==> run E: inputs <==
==> flow/design.v <==
`timescale 1ns / 1ps
module button_debounce (
    input clk,        
    input rst,        
    input button_in,  
    output reg button_out  
);
    parameter integer DEBOUNCE_TIME = 200; 
    reg [19:0] counter;
    reg button_state;
    always @(posedge clk or posedge rst) begin
        if (rst) begin
            counter <= 0;
            button_state <= 0;
            button_out <= 0;
        end else begin
            if (button_in != button_state) begin
                counter <= counter + 1;
                if (counter >= DEBOUNCE_TIME) begin
                    button_state <= button_in;
                    button_out <= button_in;
                    counter <= 0;
                end
            end else begin
                counter <= 0;
            end
        end
    end
endmodule
`timescale 1ns / 1ps
module operatorremainder(
    input [35:0] n,
    output reg is_multiple
);
	parameter DIVISOR = 20000;
	reg [35:0] temp;
	reg [35:0] quotient;
	reg [35:0] remainder;
	integer i;
	always @(*) begin
        temp = n;
        quotient = 0;
        remainder = 0;
        for (i = 35; i >= 0; i = i - 1) begin
            quotient = (quotient << 1) | (temp[i] ? 1'b1 : 1'b0);
            if (quotient >= DIVISOR) begin
                quotient = quotient - DIVISOR;
                remainder = (remainder << 1) | 1'b1;
            end else begin
                remainder = (remainder << 1);
            end
        end
        is_multiple = (quotient == 0);
    end
endmodule
`timescale 1ns / 1ps
module ClockTest(
	input clk,
	input rst,
	input btn,
	output reg [6:0] seg,  
	output reg [3:0] an,
	output reg buttons_pressed, 
	output reg buttons_released 
);
	wire is_divisible;  
   reg [7:0] counter;  
   reg [35:0] cnt;	 
   wire buttons_out;
	reg buttons_out_prev;
   wire [6:0] segments [15:0];  
	reg [3:0] ones;  
   reg [3:0] tens;  
	reg [3:0] s_ones;  
	reg [3:0] s_tens;  
   reg [6:0] refresh_counter;  
   reg refresh_flag;	 
   reg [7:0] clk_display;  
      assign segments[0] = 7'b1000000;   
      assign segments[1] = 7'b1111001;   
      assign segments[2] = 7'b0100100;   
      assign segments[3] = 7'b0110000;   
      assign segments[4] = 7'b0011001;   
      assign segments[5] = 7'b0010010;   
      assign segments[6] = 7'b0000010;   
      assign segments[7] = 7'b1111000;   
      assign segments[8] = 7'b0000000;   
      assign segments[9] = 7'b0010000;   
      assign segments[10] = 7'b0001000;  
      assign segments[11] = 7'b0000011;  
      assign segments[12] = 7'b1000110;  
      assign segments[13] = 7'b0100001;  
      assign segments[14] = 7'b0000110;  
      assign segments[15] = 7'b0001110;  
   button_debounce debounce (
		.clk(clk),
		.rst(rst),
		.button_in(btn),
		.button_out(buttons_out)
   );
   operatorremainder remainder (
        .n(cnt),
        .is_multiple(is_divisible)
    );
   always @ (posedge clk or posedge rst) begin
      if (rst) begin  
         cnt <= 0;
         counter <= 0;
			ones <= 0;
			tens <= 0;
			s_ones <= 0;
			s_tens <= 0;
			clk_display <= 0;
			buttons_out_prev <= 0;
			buttons_pressed <= 0;
			buttons_released <= 0;
      end else begin
			if(cnt == 1_200_000 -1) begin 
				cnt <= 0;
				ones <= 0;
				tens <= 0;
				s_ones <= 0;
				s_tens <= 0;
				clk_display <= 0;
			end else begin
			if (is_divisible) begin 
				if(clk_display == 60) begin
					s_ones <= 0;
					s_tens <= 0;
				end else begin
					clk_display <= clk_display+1;
					if(s_ones == 9) begin
						s_ones <= 0;
						s_tens <= s_tens + 1;
					end else begin
						s_ones <= s_ones + 1;
					end
				end
			end
			buttons_out_prev <= buttons_out;
			buttons_pressed <= (buttons_out & ~buttons_out_prev);	  
			buttons_released <= (~buttons_out & buttons_out_prev);  
			if (buttons_pressed) begin
				if (ones == 9) begin
					ones <= 0;
					if (tens == 9) begin
						tens <= 0;
					end else begin
						tens <= tens + 1;
					end
				end else begin
				ones <= ones + 1;
				end
			end
			cnt <= cnt + 1;
         end   
      end
   end
	always @(posedge clk or posedge rst) begin
		if (rst) begin
			refresh_counter <= 0;
			refresh_flag <= 0;
		end else begin
		refresh_counter <= refresh_counter + 1;
		if (refresh_counter == 250) begin   
			refresh_counter <= 0;
			refresh_flag <= ~refresh_flag;
		end
		end
	end
	always @(posedge clk or posedge rst) begin
		if (rst) begin
			seg <= 7'b1111111;
			an <= 4'b1111;
		end else
		case (refresh_counter[6:5])
			2'b00: begin
				seg <= segments[ones];
				an <= 4'b1110; 
			end
			2'b01: begin
				seg <= segments[tens];
				an <= 4'b1101; 
			end
				2'b10: begin
				seg <= segments[s_ones];
				an <= 4'b1011; 
			end
				2'b11: begin
				seg <= segments[s_tens];
				an <= 4'b0111; 
			end
		endcase
end
endmodule
==> flow/run.sh <==
#!/bin/bash
# the make line also repeats each setting of config.mk as NAME=value (left out here)
make -C /OpenROAD-flow-scripts/flow DESIGN_CONFIG=/design/flow/config.mk WORK_HOME=/design/flow/orfs CLKGATE_MAP_FILE= finish
==> flow/config.mk <==
export PLATFORM = sky130hd
export DESIGN_NAME = ClockTest
export DESIGN_NICKNAME = ClockTest
export VERILOG_FILES = /design/flow/design.v
export SDC_FILE = /design/flow/constraint.sdc
export NUM_CORES = 4
export LEC_CHECK = 0
export ABC_AREA = 1
export CAP_MARGIN = 20
export CORE_ASPECT_RATIO = 0.5
export CORE_MARGIN = 2
export CORE_UTILIZATION = 72
export CTS_CLUSTER_DIAMETER = 294
export CTS_CLUSTER_SIZE = 98
export PLACE_DENSITY = 0.43
export SETUP_SLACK_MARGIN = 2.6
export SLEW_MARGIN = 20
export TNS_END_PERCENT = 5
==> flow/constraint.sdc <==
create_clock -name core_clock -period 20.8 [get_ports {clk}]
set_input_delay 4.1600 -clock core_clock [delete_from_list [all_inputs] [get_ports {clk}]]
set_output_delay 4.1600 -clock core_clock [all_outputs]
set_load 0.01 [all_outputs]
==> run K: changes against run E <==
==> flow/config.mk (replaced) <==
export PLATFORM = sky130hd
export DESIGN_NAME = ClockTest
export DESIGN_NICKNAME = ClockTest
export VERILOG_FILES = /design/flow/design.v
export SDC_FILE = /design/flow/constraint.sdc
export NUM_CORES = 4
export LEC_CHECK = 0
export CAP_MARGIN = 20
export CORE_MARGIN = 2
export CORE_UTILIZATION = 61
export MAX_ROUTING_LAYER = met4
export SLEW_MARGIN = 20
==> flow/constraint.sdc (replaced) <==
create_clock -name core_clock -period 32.8 [get_ports {clk}]
set_input_delay 6.5600 -clock core_clock [delete_from_list [all_inputs] [get_ports {clk}]]
set_output_delay 6.5600 -clock core_clock [all_outputs]
set_load 0.01 [all_outputs]
==> run Z: changes against run E <==
==> flow/config.mk (replaced) <==
export PLATFORM = sky130hd
export DESIGN_NAME = ClockTest
export DESIGN_NICKNAME = ClockTest
export VERILOG_FILES = /design/flow/design.v
export SDC_FILE = /design/flow/constraint.sdc
export NUM_CORES = 4
export LEC_CHECK = 0
export ABC_AREA = 1
export CAP_MARGIN = 20
export CORE_MARGIN = 2
export CORE_UTILIZATION = 72
export CTS_CLUSTER_SIZE = 79
export PLACE_DENSITY_LB_ADDON = 0.01
export SETUP_SLACK_MARGIN = 3.85
export SLEW_MARGIN = 20
==> flow/constraint.sdc (replaced) <==
create_clock -name core_clock -period 25.9 [get_ports {clk}]
set_input_delay 5.1800 -clock core_clock [delete_from_list [all_inputs] [get_ports {clk}]]
set_output_delay 5.1800 -clock core_clock [all_outputs]
set_load 0.01 [all_outputs]
==> flow_summary.json <==
{
  "setup_ws_ns": -3.03,
  "status": "finished with violations",
  "finalSetupViolCount": 16,
  "so.violations": "negative setup slack",
  "r2r-end": "clk_display[7]",
  "synth_area_um2": 34700,
  "critPathLaunch": "cnt[26]",
  "hold_ws_ns": 0.461
}
The numbers above come from run E.

==> flow_summary.json <==
{
  "synth_area_um2": 34700,
  "io-pin-count": 16,
  "haltStage": "5_1_grt",
  "async_flop_share_pct": 100,
  "ys_sh_simple_pct": 71.8,
  "error": "[ERROR GRT-0232] Routing congestion too high. Check the congestion heatmap in the GUI.",
  "status": "stopped before the end",
  "postSynthSeqShare_pct": 7.39
}
The numbers above come from run Z.

==> flow_summary.json <==
{
  "area_leaders": "xnor2_1 9.0%, dfrtp_1 7.6%, nand2_1 4.8%, nor2_1 4.3%, a21oi_1 3.8%",
  "setup_ws_ns": 0.714,
  "critPathLaunch": "cnt[29]",
  "die_w_um": 226,
  "r2r-end": "s_tens[2]",
  "avgRoutedWirePerCell_um": 21.5,
  "synth_area_um2": 30100,
  "status": "finished clean"
}
The numbers above come from run K.

